==> build 13: inputs <==
==> flow/design.v <==
`timescale 1ns / 1ps
module stages_rotation #(parameter data_width=16,angle_width=16,cordic_steps=16,stage_number=1)(
    input clk,
    input nreset,
    input enable,
    input signed [data_width-1:0] x_vec_in,
    input signed [data_width-1:0] y_vec_in,
    input signed [angle_width-1:0]angle_in,
    input signed [angle_width-1:0]target_angle,
    output signed [data_width-1:0] x_vec_out,
    output signed [data_width-1:0] y_vec_out,
    output reg signed [angle_width-1:0]angle_out,
    output reg signed [angle_width-1:0]target_angle_out,
    output reg done
    );
    wire signed [angle_width-1:0] atan [cordic_steps-1:0];
    assign atan[0] = 20'h02000; 
    assign atan[1] = 20'h012E4;
    assign atan[2] = 20'h009FB;
    assign atan[3] = 20'h00511;
    assign atan[4] = 20'h0028B;
    assign atan[5] = 20'h00145;
    assign atan[6] = 20'h000A2;
    assign atan[7] = 20'h00051;
    assign atan[8] = 20'h00028;
    assign atan[9] = 20'h00014;
    assign atan[10] = 20'h0000A;
    assign atan[11] = 20'h00005;
    assign atan[12] = 20'h00002;
    assign atan[13] = 20'h00001;
    assign atan[14] = 20'h00000;
    assign atan[15] = 20'h00000;
    reg signed [data_width-1:0]x_temp_out,y_temp_out;
    assign x_vec_out = x_temp_out;
    assign y_vec_out = y_temp_out;
    always @(posedge clk) begin
        if (~nreset) begin
            x_temp_out <= $signed({data_width{1'b0}});
            y_temp_out <= $signed({data_width{1'b0}});
				angle_out <= 0;
            done <= 1'b0;
        end
        else begin
            if (enable) begin
                if ($signed(target_angle) <= $signed(angle_in)) begin
                    x_temp_out <= x_vec_in + (y_vec_in>>>(stage_number-1));
                    y_temp_out <= y_vec_in - (x_vec_in>>>(stage_number-1));
                    angle_out <= angle_in - atan[stage_number-1];
                end
                else begin
                    x_temp_out <= x_vec_in - (y_vec_in>>>(stage_number-1));
                    y_temp_out <= y_vec_in + (x_vec_in>>>(stage_number-1));
                    angle_out <= angle_in + atan[(stage_number-1)];
                end
                target_angle_out <= target_angle;
                done <= 1'b1;
            end
            else begin
                x_temp_out <= $signed({data_width{1'b0}});
                y_temp_out <= $signed({data_width{1'b0}});
					 angle_out <= 0;
                done <= 1'b0;
            end
        end
    end
endmodule
`timescale 1ns / 1ps
module cordic_rotation_top#(parameter data_width=16,cordic_steps=16,angle_width=20)(
    input clk,
    input nreset,
    input enable,
    input signed [data_width-1:0] x_vec_in,
    input signed [data_width-1:0] y_vec_in,
    input [angle_width-1:0] target_angle,
    output wire signed  [data_width-1:0] x_vec_out,
    output wire signed  [data_width-1:0] y_vec_out,
    output reg done
    );
    wire signed [data_width-1:0] x [0:cordic_steps-1];
    wire signed [data_width-1:0] y [0:cordic_steps-1];
    wire signed [angle_width-1:0] angle_stages [0:cordic_steps-1];
    wire [1:cordic_steps] status;
	 reg signed [data_width-1+16:0] temp_x_vec_out,temp_y_vec_out;
	 wire done_last_stage;
	 reg signed [data_width-1:0] temp_x_vec_in,temp_y_vec_in;
	 reg [angle_width-1:0]temp_t_ang;
	 wire signed [angle_width-1:0] temp_target_angle [0:cordic_steps-1];
	 reg temp_enable;
	 always @(posedge clk) begin
		if(~nreset) begin
			temp_x_vec_in <= {data_width{1'b0}};
			temp_y_vec_in <= {data_width{1'b0}};
			temp_t_ang <= {angle_width{1'b0}};
			temp_enable <= 1'b0;
		end
		else begin
			if (enable) begin
				temp_enable <= 1'b1;				
				if ($signed(target_angle)>=$signed(20'h04000)) begin
				    if ($signed(target_angle)>=$signed(20'h08000)) begin
				        if ($signed(target_angle)>=$signed(20'h0C000)) begin
				            temp_x_vec_in <= x_vec_in;
                            temp_y_vec_in <= y_vec_in;
                            temp_t_ang <= $signed(target_angle) - $signed(20'h10000);
   				        end
				        else begin
				            temp_x_vec_in <= -x_vec_in;
                            temp_y_vec_in <= -y_vec_in;
                            temp_t_ang <= $signed(target_angle) - $signed(20'h08000);
				        end
				    end
				    else begin
                        temp_x_vec_in <= -x_vec_in;
                        temp_y_vec_in <= -y_vec_in;
                        temp_t_ang <= $signed(target_angle) - $signed(20'h08000);
  				    end
				end
                else if ($signed(target_angle)<=$signed(-20'h04000)) begin
                    if ($signed(target_angle)<=$signed(-20'h08000)) begin
                        if ($signed(target_angle)<=$signed(-20'h0C000)) begin
				            temp_x_vec_in <= x_vec_in;
                            temp_y_vec_in <= y_vec_in;
                            temp_t_ang <= $signed(target_angle) + $signed(20'h10000);
                        end
                        else begin
				            temp_x_vec_in <= -x_vec_in;
                            temp_y_vec_in <= -y_vec_in;
                            temp_t_ang <= $signed(target_angle) + $signed(20'h08000);
                        end
                    end
                    else begin
                        temp_x_vec_in <= -x_vec_in;
                        temp_y_vec_in <= -y_vec_in;
                        temp_t_ang <= $signed(target_angle) + $signed(20'h08000);
                    end
                end
				else begin
					temp_x_vec_in <= x_vec_in;
					temp_y_vec_in <= y_vec_in;
					temp_t_ang <= $signed(target_angle);
				end
			end
			else begin
				temp_enable <= 1'b0;
				temp_x_vec_in <= {data_width{1'b0}};
				temp_y_vec_in <= {data_width{1'b0}};
				temp_t_ang <= {angle_width{1'b0}};
			end
		end
	 end
    assign status[1] = temp_enable;
    assign x[0] = temp_x_vec_in;
    assign y[0] = temp_y_vec_in;
    assign angle_stages[0] = {angle_width{1'b0}};
    assign temp_target_angle[0] = temp_t_ang;
    genvar i;
    generate
        for (i=1;i<cordic_steps-1;i=i+1) begin:gen_rotation
            stages_rotation #(
                .data_width(data_width),
                .angle_width(angle_width),
                .cordic_steps(cordic_steps),
                .stage_number(i)
                )
            first(
                .clk(clk),
                .nreset(nreset),
                .enable(status[i]),
                .x_vec_in(x[i-1]),
                .y_vec_in(y[i-1]),
                .angle_in(angle_stages[i-1]),
                .target_angle(temp_target_angle[i-1]),
                .x_vec_out(x[i]),
                .y_vec_out(y[i]),
                .angle_out(angle_stages[i]),
                .target_angle_out(temp_target_angle[i]),
                .done(status[i+1])
                );
        end
    endgenerate
    stages_rotation #(
        .data_width(data_width),
        .angle_width(angle_width),
        .cordic_steps(cordic_steps),
        .stage_number(cordic_steps-1)
        )
    last(
        .clk(clk),
        .nreset(nreset),
        .enable(status[cordic_steps-1]),
        .x_vec_in(x[cordic_steps-2]),
        .y_vec_in(y[cordic_steps-2]),
        .angle_in(angle_stages[cordic_steps-2]),
        .target_angle(temp_target_angle[cordic_steps-2]),
        .x_vec_out(x[cordic_steps-1]),
        .y_vec_out(y[cordic_steps-1]),
        .angle_out(angle_stages[cordic_steps-1]),
        .target_angle_out(temp_target_angle[cordic_steps-1]),
        .done(done_last_stage)
        );
    reg counter;
	assign x_vec_out = temp_x_vec_out[data_width+7:8];
	assign y_vec_out = temp_y_vec_out[data_width+7:8];
	 always @(posedge clk) begin
        if (~nreset) begin
            done <= 1'b0;
        end
        else begin
            done <= done_last_stage;
            if (done_last_stage) begin
                    temp_x_vec_out <= $signed(x[cordic_steps-1])*$signed(16'b0000000010011011);
                    temp_y_vec_out <= $signed(y[cordic_steps-1])*$signed(16'b0000000010011011);
            end
        end
    end
endmodule
==> flow/run.sh <==
#!/bin/bash
# the make line also repeats each setting of config.mk as NAME=value (left out here)
make -C /OpenROAD-flow-scripts/flow DESIGN_CONFIG=/design/flow/config.mk WORK_HOME=/design/flow/orfs CLKGATE_MAP_FILE= finish
==> flow/config.mk <==
export PLATFORM = sky130hd
export DESIGN_NAME = cordic_rotation_top
export DESIGN_NICKNAME = cordic_rotation_top
export VERILOG_FILES = /design/flow/design.v
export SDC_FILE = /design/flow/constraint.sdc
export NUM_CORES = 4
export LEC_CHECK = 0
export CAP_MARGIN = 20
export CORE_ASPECT_RATIO = 0.68
export CORE_MARGIN = 2
export CORE_UTILIZATION = 40
export GPL_TIMING_DRIVEN = 0
export MAX_ROUTING_LAYER = met4
export SLEW_MARGIN = 20
==> flow/constraint.sdc <==
create_clock -name core_clock -period 6.0 [get_ports {clk}]
set_input_delay 1.2000 -clock core_clock [delete_from_list [all_inputs] [get_ports {clk}]]
set_output_delay 1.2000 -clock core_clock [all_outputs]
set_load 0.01 [all_outputs]
==> inputs of build 2, as changes to build 13 <==
- CORE_ASPECT_RATIO: 0.68 -> not set
- CORE_UTILIZATION: 40 -> 64
- GPL_TIMING_DRIVEN: 0 -> not set
- MAX_ROUTING_LAYER: met4 -> not set
- SETUP_SLACK_MARGIN: not set -> 1.16
==> flow/constraint.sdc (replaced) <==
create_clock -name core_clock -period 4.4 [get_ports {clk}]
set_input_delay 0.8800 -clock core_clock [delete_from_list [all_inputs] [get_ports {clk}]]
set_output_delay 0.8800 -clock core_clock [all_outputs]
set_load 0.01 [all_outputs]
==> inputs of build 38, as changes to build 13 <==
- CORE_ASPECT_RATIO: 0.68 -> not set
- CORE_UTILIZATION: 40 -> 71
- CTS_CLUSTER_SIZE: not set -> 100
- GPL_TIMING_DRIVEN: 0 -> not set
- MAX_ROUTING_LAYER: met4 -> not set
- PLACE_DENSITY: not set -> 0.64
- SETUP_SLACK_MARGIN: not set -> 1.55
==> flow/constraint.sdc (replaced) <==
create_clock -name core_clock -period 5.37 [get_ports {clk}]
set_input_delay 1.0740 -clock core_clock [delete_from_list [all_inputs] [get_ports {clk}]]
set_output_delay 1.0740 -clock core_clock [all_outputs]
set_load 0.01 [all_outputs]
==> comparison table <==
	build 2	build 38	build 13
Outcome	failed layout checks	no timing/DRC/antenna violations	no timing/DRC/antenna violations
Layout check failures	negative setup slack	-	-
Met3 Resource Use GR	0.0401	0.0483	0.0472
Initial antenna violation count	3	0	7
Clk slew on worst S/H paths	60 ps	60 ps	70 ps
Clock Skew	21.8 ps	28.7 ps	39.7 ps
Leak pwr	46.4 nW	39.7 nW	36.9 nW
Pint	17.8 mW	14.5 mW	12.5 mW
Peak ir drop on the vdd network	0.314 mV	0.294 mV	0.221 mV
Multi-input gate share of the layout cell area	0.507	0.552	0.551
Master of the slowest instance on the critical path	dfxtp_2	edfxtp_1	edfxtp_1
Non-clock buffer count	1,789	584	294
Number of fill cells	5,804	5,825	17,384
Wire length of the first global-routing pass	323,000 µm	310,000 µm	323,000 µm
Resized Gates After CTS	432	328	87
Critical path depth	26	23	24
Number of optimization iterations in the first detailed-route pass	6	9	6
Tap cells	1,512	1,380	2,423
Total half-perimeter wirelength after legalization and detailed placement	145,000 µm	140,000 µm	171,000 µm
Worst Min Path Start	temp_t_ang[9]	temp_t_ang[10]	temp_t_ang[19]
Die width	344 µm	326 µm	525 µm
Row cnt	124	118	129
Post-route setup TNS	-95,750 ps	0 ps	0 ps
Final estimated routing congestion in global placement	0.917	0.952	0.948
Post-CTS repair timing setup buffer count	344	235	16
Post-Route Utilization	0.868	0.848	0.454
IO Port Bufs	87	87	85
Power and IR drop assume default switching activity.
